==> flow/design.v <==
module jt49_dcrm2 #(parameter sw=8) (
    input                clk,
    input                cen,
    input                rst,
    input         [sw-1:0]  din,
    output signed [sw-1:0]  dout
);
localparam dw=10;  
reg  signed [sw+dw:0] integ, exact, error;
reg  signed [sw:0] pre_dout;
reg signed [sw:0] q;
always @(*) begin
    exact = integ+error;
    q = exact[sw+dw:dw];
    pre_dout  = { 1'b0, din } - q;
end
assign dout = pre_dout[sw-1:0];
always @(posedge clk)
    if( rst ) begin
        integ <= {sw+dw+1{1'b0}};
        error <= {sw+dw+1{1'b0}};
    end else if( cen ) begin
        integ <= integ + pre_dout;  
        error <= exact-{q, {dw{1'b0}}};
    end
endmodule
module iir_1st_order
#(
	parameter COEFF_WIDTH = 18,
	parameter COEFF_SCALE = 15,
	parameter DATA_WIDTH  = 16,
	parameter COUNT_BITS  = 10
)
(
	input clk,
	input reset,
	input [COUNT_BITS - 1 : 0] div,
	input signed [COEFF_WIDTH - 1 : 0] A2, B1, B2,
   input signed [DATA_WIDTH - 1 :0] in,
   output [DATA_WIDTH - 1:0] out
);
	reg signed [DATA_WIDTH-1:0] x0,x1,y0;
	reg signed [DATA_WIDTH + COEFF_WIDTH - 1 : 0] out32;
	reg [COUNT_BITS - 1:0] count;
	assign out = y0;
	always @ (*) begin
		out32 <= (B1*x0 + B2*x1) - A2*y0;  
	end
	always @ (posedge clk) begin
		if(reset) begin
			count <= 0;
			x0 <= 0;
			x1 <= 0;
			y0 <= 0;
		end
		else begin
			count <= count + 1'd1;
			if (count == div - 1) begin
					count <= 0;
					y0 <= {out32[DATA_WIDTH + COEFF_WIDTH - 1] , out32[COEFF_SCALE + DATA_WIDTH - 2 : COEFF_SCALE]};
					x1 <= x0;
					x0 <= in;
			end
		end
	end
endmodule  
module iir_2nd_order
#(
	parameter COEFF_WIDTH = 18,
	parameter COEFF_SCALE = 14,
	parameter DATA_WIDTH  = 16,
	parameter COUNT_BITS  = 10
)
(
	input clk,
	input reset,
	input [COUNT_BITS - 1 : 0] div,
	input signed [COEFF_WIDTH - 1 : 0] A2, A3, B1, B2, B3,
   input signed [DATA_WIDTH - 1 : 0] in,
   output [DATA_WIDTH - 1 : 0] out
);
	reg signed [DATA_WIDTH-1 : 0] x0,x1,x2;
	reg signed [DATA_WIDTH-1 : 0] y0,y1;
	reg signed [(DATA_WIDTH + COEFF_WIDTH - 1) : 0] out32;
	reg [COUNT_BITS : 0] count;
	assign out = y0;
	always @ (*) begin
		out32 <= (B1*x0 + B2*x1 + B3*x2) - (A2*y0 + A3*y1);  
	end
	always @ (posedge clk) begin
		if(reset) begin
			count <=  0;
			x0 <= 0;
			x1 <= 0;
			x2 <= 0;
			y0 <= 0;
			y1 <= 0; 
		end
		else begin
			count <= count + 1'd1;
			if (count == div - 1) begin
					count <= 0;
					y1 <= y0;
					y0 <= {out32[DATA_WIDTH + COEFF_WIDTH - 1] , out32[(DATA_WIDTH + COEFF_SCALE - 2) : COEFF_SCALE]};
					x2 <= x1;
					x1 <= x0;
					x0 <= in;
			end
		end
	end
endmodule  
module arkanoid_lpf(
	input clk,
	input reset,
	input signed [15:0] in,
	output signed [15:0] out);
	wire [9:0] div = 10'd256;  
	wire signed [17:0] A2;
	wire signed [17:0] B2;
	wire signed [17:0] B1;
	wire signed [15:0] audio_post_lpf1;
	assign A2 = -18'd18211;
	assign B1 = 18'd7278;
	assign B2 = 18'd7278;
	iir_1st_order lpf6db(.clk(clk),
								.reset(reset),
								.div(div),
								.A2(A2),
								.B1(B1),
								.B2(B2),
								.in(in),
								.out(audio_post_lpf1)); 
	assign out = audio_post_lpf1;
endmodule
module arkanoid_audio
(
	input                clk_48m,
	input                reset,       
	input          [9:0] sound_raw,   
	input                pause,
	input                vol_boost,
	output signed [15:0] sound
);
reg [8:0] div;
always @(posedge clk_48m) begin
	if(!reset)
		div <= 9'd0;
	else
		div <= div + 9'd1;
end
wire dcrm_cen = !div;
wire signed [15:0] sound_dcrm;
jt49_dcrm2 #(16) dcrm
(
	.clk(clk_48m),
	.cen(dcrm_cen),
	.rst(~reset),
	.din({5'd0, sound_raw}),
	.dout(sound_dcrm)
);
wire signed [15:0] sound_filtered;
arkanoid_lpf lpf
(
	.clk(clk_48m),
	.reset(~reset),
	.in(sound_dcrm),
	.out(sound_filtered)
);
assign sound = pause ? 16'd0 : vol_boost ? (sound_filtered <<< 16'd5) : (sound_filtered <<< 16'd4);
endmodule
==> flow/config.mk <==
export PLATFORM = sky130hd
export DESIGN_NAME = arkanoid_audio
export DESIGN_NICKNAME = arkanoid_audio
export VERILOG_FILES = /design/flow/design.v
export SDC_FILE = /design/flow/constraint.sdc
export NUM_CORES = 4
export LEC_CHECK = 0
export CAP_MARGIN = 20
export CELL_PAD_IN_SITES_DETAIL_PLACEMENT = 0
export CELL_PAD_IN_SITES_GLOBAL_PLACEMENT = 0
export CORE_ASPECT_RATIO = 0.89
export CORE_MARGIN = 2
export CORE_UTILIZATION = 71
export CTS_CLUSTER_SIZE = 55
export GPL_ROUTABILITY_DRIVEN = 0
export HOLD_SLACK_MARGIN = 0.12
export MAX_ROUTING_LAYER = met4
export MIN_ROUTING_LAYER = met1
export PLACE_DENSITY_LB_ADDON = 0.07
export SLEW_MARGIN = 40
==> flow/constraint.sdc <==
create_clock -name core_clock -period 6.35 [get_ports {clk_48m}]
set_input_delay 1.2700 -clock core_clock [delete_from_list [all_inputs] [get_ports {clk_48m}]]
set_output_delay 1.2700 -clock core_clock [all_outputs]
set_load 0.01 [all_outputs]
run.sh (not shown) runs the stock make flow with config.mk's settings and CLKGATE_MAP_FILE=.
The baseline ran to the end with violations: negative setup slack.
Then changed:
CELL_PAD_IN_SITES_GLOBAL_PLACEMENT = unset   (was 0)
CORE_MARGIN = 7   (was 2)
CORE_UTILIZATION = 20   (was 71)
CTS_CLUSTER_DIAMETER = 292   (was unset)
PLACE_DENSITY = 0.64   (was unset)
PLACE_DENSITY_LB_ADDON = unset   (was 0.07)
clock period = 8.89 ns   (was 6.35 ns; I/O delays follow)
The new run completed, yet does not pass: negative setup slack.
Clock power drops by a quarter to a third.
Non-clock buffer count went down by 245.
Design area is lower by a few percent.
Combinational power shrinks by well over a third.
Clock-buffer cell count drops by 1.
Routed wire length falls by a quarter to a third.
Synthesized cell count is unchanged.
Then changed:
ABC_AREA = 1   (was unset)
CORE_MARGIN = 4   (was 7)
CTS_CLUSTER_DIAMETER = 251   (was 292)
PLACE_DENSITY = 0.94   (was 0.64)
TNS_END_PERCENT = 50   (was unset)
After rerunning: The new run finished with negative setup slack left. Die area hardly moves. Clock power climbs by 8.5%. Sequential share of layout area drops by 0.33 points. Synthesized cell count climbs by 15%. Final cell count climbs by 9.6%. Via count climbs by 28%. Design area climbs by 5.0%.
Then changed:
CORE_MARGIN = 2   (was 4)
CORE_UTILIZATION = 72   (was 20)
CTS_CLUSTER_DIAMETER = unset   (was 251)
CTS_CLUSTER_SIZE = 13   (was 55)
HOLD_SLACK_MARGIN = -0.08   (was 0.12)
PLACE_DENSITY = unset   (was 0.94)
PLACE_DENSITY_LB_ADDON = 0.09   (was unset)
SLEW_MARGIN = 0   (was 40)
TNS_END_PERCENT = unset   (was 50)
Result: The changed run finished but fails on negative setup slack; non-clock buffer count is higher by 32; wire length came out higher by a few percent; core utilization goes up by 60 points; power goes up slightly; first-iteration DRC count goes up by a few percent; global-route usage came out higher by 31 points; via count grows by a few percent; register-to-register slack is worse by 200 ps; worst hold slack improved by 4.7 ps.
Then changed:
ABC_AREA = unset   (was 1)
CTS_CLUSTER_SIZE = 80   (was 13)
PLACE_DENSITY = 0.39   (was unset)
PLACE_DENSITY_LB_ADDON = unset   (was 0.09)
The new run completed, yet does not pass: negative setup slack.
Total power fell by 23%.
Synthesized cell count fell by 13%.
Hold slack improves by 5.4 ps.
First-iteration DRC count fell by 49%.
Utilization fell by 1.2 points.

---

job 7654:
// arkanoid_audio: RTL as listed in full above, without the edits since
export LEC_CHECK = 0
export CAP_MARGIN = 20
export CORE_MARGIN = 2
export CORE_UTILIZATION = 69
export CTS_CLUSTER_DIAMETER = 374
export CTS_CLUSTER_SIZE = 98
export SLEW_MARGIN = 20
create_clock -name core_clock -period 8.89 [get_ports {clk_48m}]
To summarise job 7654: no stage aborted, but the layout did not pass its checks, failing on setup timing.
For job 8106, these inputs were changed with respect to job 7654:
Settings: CELL_PAD_IN_SITES_DETAIL_PLACEMENT: unset -> 0; MIN_ROUTING_LAYER: unset -> met1; GPL_ROUTABILITY_DRIVEN: unset -> 0; CORE_UTILIZATION: 69 -> 72; CORE_ASPECT_RATIO: unset -> 0.89; SLEW_MARGIN: 20 -> 40; CTS_CLUSTER_SIZE: 98 -> 22; PLACE_DENSITY_LB_ADDON: unset -> 0.09; CTS_CLUSTER_DIAMETER: 374 -> unset; HOLD_SLACK_MARGIN: unset -> -0.08; MAX_ROUTING_LAYER: unset -> met4.
- Although it ran to completion, job 8106 produced a layout that fails the final checks because of setup timing.
- Summary of the comparison: power share of the clock group is higher in job 8106, relative to job 7654.
- Looking at critical path required time, job 8106 sits 20 ps lower than job 7654 does.
- Job 8106 — portion of the clock cycle consumed by the worst path in the final layout 4.4 points higher, job 7654 as reference
- Worst-case headroom to the max-slew limit up 6.0 points in job 8106 wrt job 7654
- Top fanout value on the critical path: job 8106 < job 7654
- Going from job 7654 to job 8106, area overhead of the layout relative to synthesis shrinks by 1.5 points.
- In the flow results for job 8106 and job 7654, the height of the die is smaller on job 8106.
- Job 8106 vs. job 7654: post-route non-filler standard cell count moved down, number of buffers and inverters on the critical path moved up, share of cell area taken by multi-input logic gates moved up.

---

## P
RTL: the design.v shown in full above, as it stands there.
clock: 17.0 ns
lec_check: 0
abc_area: 0
cap_margin: 20
cell_pad_in_sites_detail_placement: 2
cell_pad_in_sites_global_placement: 2
core_aspect_ratio: 1.11
core_margin: 10
core_utilization: 15
cts_cluster_diameter: 343
cts_cluster_size: 45
gpl_timing_driven: 0
hold_slack_margin: 0.19
max_routing_layer: met4
place_density_lb_addon: 0.04
slew_margin: 5
tns_end_percent: 40
The inputs of Q differ from those of P as listed below.
- clearing TNS_END_PERCENT, which used to be 40
- clearing HOLD_SLACK_MARGIN, which used to be 0.19
- clearing CELL_PAD_IN_SITES_GLOBAL_PLACEMENT, which used to be 2
- clearing PLACE_DENSITY_LB_ADDON, which used to be 0.04
- clearing CORE_ASPECT_RATIO, which used to be 1.11
- clearing ABC_AREA, which used to be 0
- clearing CTS_CLUSTER_DIAMETER, which used to be 343
- clearing CTS_CLUSTER_SIZE, which used to be 45
- clearing GPL_TIMING_DRIVEN, which used to be 0
- swapping 10 for 2 in CORE_MARGIN
- clearing MAX_ROUTING_LAYER, which used to be met4
- swapping 15 for 45 in CORE_UTILIZATION
- clearing CELL_PAD_IN_SITES_DETAIL_PLACEMENT, which used to be 2
- swapping 5 for 20 in SLEW_MARGIN
- swapping 17.0 for 10.3 in the clock period (ns, I/O delays scaled along)
Notes after the runs:
Result: PASS for each of P and Q
Sequential share of layout area came out higher on Q than on P.
Compared with P, the router placed fewer vias in Q.
Combinational power grows by more than a quarter when moving from P to Q.
Relative to Q, the following input files were edited for R:
- changing CORE_UTILIZATION from 45 to 67
- setting SETUP_SLACK_MARGIN to -1.74 for the first time
- setting CTS_CLUSTER_DIAMETER to 264 for the first time
- setting CTS_CLUSTER_SIZE to 99 for the first time
- changing the clock period (ns, I/O delays scaled along) from 10.3 to 20.0
[summary]
- R improves on Q in die area.
- Compared to Q, the routing of R uses less wire.
- R reports a lower total power draw than Q does.
- Summary: time the worst path needs with I/O delays and setup, R worse than Q
> inputs changed (R -> S)
- CTS_CLUSTER_SIZE removed (was 99)
- SETUP_SLACK_MARGIN removed (was -1.74)
- CTS_CLUSTER_DIAMETER removed (was 264)
- CORE_UTILIZATION changed from 67 to 40
Findings:
The run showing the smaller half-perimeter wire length of the detailed placement result is R. Compared with R, S shows a lower overall fraction of global-route tracks in use. Status: total power parity (R, S). Taking R as the reference, in S clock power rose about 2%; fmax rose 1.2 MHz; global-route wire length before repair up about 6%.
Relative to S, the following input files were edited for T:
- CTS_CLUSTER_DIAMETER newly set to 285
- SETUP_SLACK_MARGIN newly set to -1.74
- CORE_UTILIZATION changed from 40 to 67
- CTS_CLUSTER_SIZE newly set to 98
- PLACE_DENSITY newly set to 0.36
--- outcome ---
Between T and S, the cell-internal power does not differ in any meaningful way. Compared with S, T shows a met3 capacity usage during global routing that is 3.2 points higher. Looking at worst-case register-to-register setup slack across T and S, the one that comes out higher is S. Against S as the reference, T delivers a higher combinational share of power. Compared T vs S, and final cell count is down in T. T drops more vias than S. Relative to S, critical path depth has gone down in T. Of T and S, S shows the higher detailed-route wire length on metal 1, with T below it. Wire length per cell: higher on T. Worst setup margin was higher in the run labelled S.

---

Starts from the design.v that is shown in full above.
clock: 8.19 ns
lec_check: 0
cap_margin: 20
core_margin: 2
core_utilization: 71
slew_margin: 20
The starting point completed and failed the layout checks on setup timing.
==> next run, changes <==
- CORE_UTILIZATION: 71 -> 61
- SETUP_SLACK_MARGIN: not set -> 3.41
- clock period: 8.19 -> 13.5 ns (I/O delays scaled with it)
After rerunning: With this change the flow finished clean; setup slack gains 5.3 ns; cell count went down by 7.4%; sequential share of layout area went up by 0.96 points; total power went down by about 40%; sequential power went down by about 40%; non-clock buffer count went down by 300; clock power went down by 43%.
==> next run, changes <==
- CORE_UTILIZATION: 61 -> 67
- CTS_CLUSTER_DIAMETER: not set -> 399
- CTS_CLUSTER_SIZE: not set -> 100
- SETUP_SLACK_MARGIN: 3.41 -> 0.34
- clock period: 13.5 -> 20.0 ns (I/O delays scaled with it)
=>
- clock power fell by 35%
- design area fell by 1.1%
- total power fell by 33%
- setup slack improved by 5.9 ns
==> next run, changes <==
- CTS_CLUSTER_DIAMETER: 399 -> 146
- CTS_CLUSTER_SIZE: 100 -> 98
- PLACE_DENSITY: not set -> 0.4
- SETUP_SLACK_MARGIN: 0.34 -> -1.74
After rerunning: The changed run ran to the end with no violations; clock-buffer cell count is unchanged; synthesized cell count does not change; die size does not change; non-clock buffer count is unchanged; via count is unchanged; power does not change; area after synthesis is unchanged; clock skew is unchanged; first-iteration DRC count is unchanged; core utilization does not change; design area is unchanged.
==> next run, changes <==
- CORE_UTILIZATION: 67 -> 69
- CTS_CLUSTER_DIAMETER: 146 -> not set
- CTS_CLUSTER_SIZE: 98 -> not set
- PLACE_DENSITY: 0.4 -> not set
- SETUP_SLACK_MARGIN: -1.74 -> not set
- clock period: 20.0 -> 12.3 ns (I/O delays scaled with it)
What happened:
- The new run completed without violations
- sequential power grows by well over a third
- final cell count shrinks slightly
- first-iteration DRC count grows by a little under a tenth
- setup slack degrades by 7.6 ns
- hold slack improves by 0.0034 ns
- synthesized cell count does not change
- power grows by well over a third
- fmax grows slightly
- via count barely changes
- global-route usage grows by 1.4 points
- clock-buffer cell count shrinks by 1
==> next run, changes <==
- CORE_UTILIZATION: 69 -> 40
- clock period: 12.3 -> 10.3 ns (I/O delays scaled with it)
Outcome:
- synthesized cell count is unchanged
- clock-buffer cell count shrinks by 1
- hold slack barely changes
- clock skew goes down by 0.0071 ns
- wire length increases by 1.2%
- worst setup slack is worse by 1.7 ns
- design area grows by 2.3%
- global-route usage goes down by 13 points
- via count falls by 2.3%

---

== build 47 ==
RTL: the design.v shown in full above, as it stands there.
export LEC_CHECK = 0
export CAP_MARGIN = 20
export CELL_PAD_IN_SITES_DETAIL_PLACEMENT = 0
export CELL_PAD_IN_SITES_GLOBAL_PLACEMENT = 0
export CORE_ASPECT_RATIO = 0.89
export CORE_MARGIN = 2
export CORE_UTILIZATION = 71
export CTS_CLUSTER_SIZE = 77
export GPL_ROUTABILITY_DRIVEN = 1
export HOLD_SLACK_MARGIN = 0.12
export MAX_ROUTING_LAYER = met4
export MIN_ROUTING_LAYER = met1
export PLACE_DENSITY_LB_ADDON = 0.07
export SLEW_MARGIN = 40
create_clock -name core_clock -period 6.35 [get_ports {clk_48m}]
Build 47: flow complete, layout not clean; failing: setup timing
Modified inputs, build 9 compared to build 47
- PLACE_DENSITY_LB_ADDON: 0.07 -> 0.09
- CORE_MARGIN: 2 -> 7
- GPL_ROUTABILITY_DRIVEN: 1 -> 0
- CTS_CLUSTER_SIZE: 77 -> 55
- CORE_UTILIZATION: 71 -> 20
- MIN_ROUTING_LAYER: met1 -> met2
- CELL_PAD_IN_SITES_GLOBAL_PLACEMENT: 0 -> unset
- the clock period (ns, I/O delays scaled along): 6.35 -> 8.89
Notes after the runs:
Build 9 vs build 47: wire length after detailed routing up in build 9
Taking build 47 as the reference, in build 9 core utilization at floorplan went down 51 points; maximum frequency higher; final clock period utilization by the worst path dropped 43 points.
Complete run, failing final checks: build 9, reason setup timing.
Compared build 9 vs build 47, and power density over cell area is down in build 9.
Cell at the slowest stage of the critical path = sky130_fd_sc_hd__fa_2: build 47; cell at the slowest stage of the critical path = sky130_fd_sc_hd__fa_1: build 9
Summary of build 9 over build 47: minimum clock period fell 30 ps, sum of met3 wire segment lengths after detailed routing rose 530%, sum of met2 wire segment lengths after detailed routing rose about 11%.
Looking at utilization, build 9 sits 64 points below build 47.
Total design power sits lower in build 9 than in build 47.
When build 9 is set beside build 47, its delay of the slowest critical-path stage turns out to be 50 ps larger.
### build 9 -> build 64
- swapping 0.12 for -0.08 in HOLD_SLACK_MARGIN
- swapping 55 for 25 in CTS_CLUSTER_SIZE
- swapping 20 for 72 in CORE_UTILIZATION
- swapping 7 for 2 in CORE_MARGIN
- swapping met2 for met1 in MIN_ROUTING_LAYER
- swapping 0.09 for 0.01 in PLACE_DENSITY_LB_ADDON
Notes after the runs:
[build 64] flow finished | final checks: failed | reasons: setup timing. In build 64 the final clock period utilization by the worst path turned out 1.5 points higher than in build 9. Build 9 -> build 64: power attributed to combinational cells decreased by a few percent. Portion of the layout cell area used by non-clock buffers was higher in the run labelled build 9. Between build 9 and build 64, the worst hold slack figures differ only marginally. Looking at critical path depth in cells, build 64 sits 2.6% above build 9. Between build 64 and build 9, number of global-route vias before repair is higher for build 9, build 64 comes in under that. Global-route usage: build 64 and build 9 compared, lower one is build 9. | die span in x | build 64 vs build 9 | about 50% lower |. Compare build 64 and build 9 | sum of negative setup slack higher: build 9.
Inputs modified between build 64 and build 8:
- ABC_AREA now 1, previously not set
- PLACE_DENSITY_LB_ADDON no longer set, was 0.01
- SETUP_SLACK_MARGIN now 0.78, previously not set
- CTS_CLUSTER_DIAMETER now 216, previously not set
- PLACE_DENSITY now 0.39, previously not set
- CTS_CLUSTER_SIZE now 80, was 25
- SLEW_MARGIN now 0, was 40
Findings:
Ran to the end and failed final checks on setup timing: build 8.
Diff build 64 -> build 8: wire length of the first global-routing pass higher; post-route minimum period has increased; combinational power saw an increase; average wire length per cell after detail routing went up.
In the flow results for build 8 and build 64, the share of cell area taken by multi-input logic gates is larger on build 8.
NOTE: wire length on met3 in build 8 exceeds that of build 64
Relative to build 64, placed instance count increased by 252 in build 8.
Setup changes, build 8 to build 65
- a change of CTS_CLUSTER_SIZE from 80 to 43
- a change of SETUP_SLACK_MARGIN from 0.78 to -0.4
- a deleted ABC_AREA that had been 1
- a change of CTS_CLUSTER_DIAMETER from 216 to 27
- a change of PLACE_DENSITY from 0.39 to 0.38
- a change of SLEW_MARGIN from 0 to 40
==> comparison <==
Build 65 against build 8: power after layout lost 0.00072 W; post-route clock period utilization lost 1.9 points; number of buffer and inverter stages on the critical path lost 5; first-pass iteration count of the detailed router lost 12.
For build 65, the critical path capture point was lpf.lpf6db.y0[15], unlike build 8, where it was lpf.lpf6db.y0[11].
Diff build 8 -> build 65 | data arrival time of the worst path | decrease of 170 ps
Note that the final-layout fill cell count recorded for build 8 amounts to 0.888 times the value seen in build 65.
Relative to build 8, the average footprint of a synthesized cell measured on build 65 has increased by more than 10%.
Build 8 finished every stage; the final checks, however, were not passed, the failures being setup timing.
Every stage of build 65 finished as expected; the final checks, on the other hand, flagged setup timing, which means the layout fails.
Power and IR drop assume default switching activity.
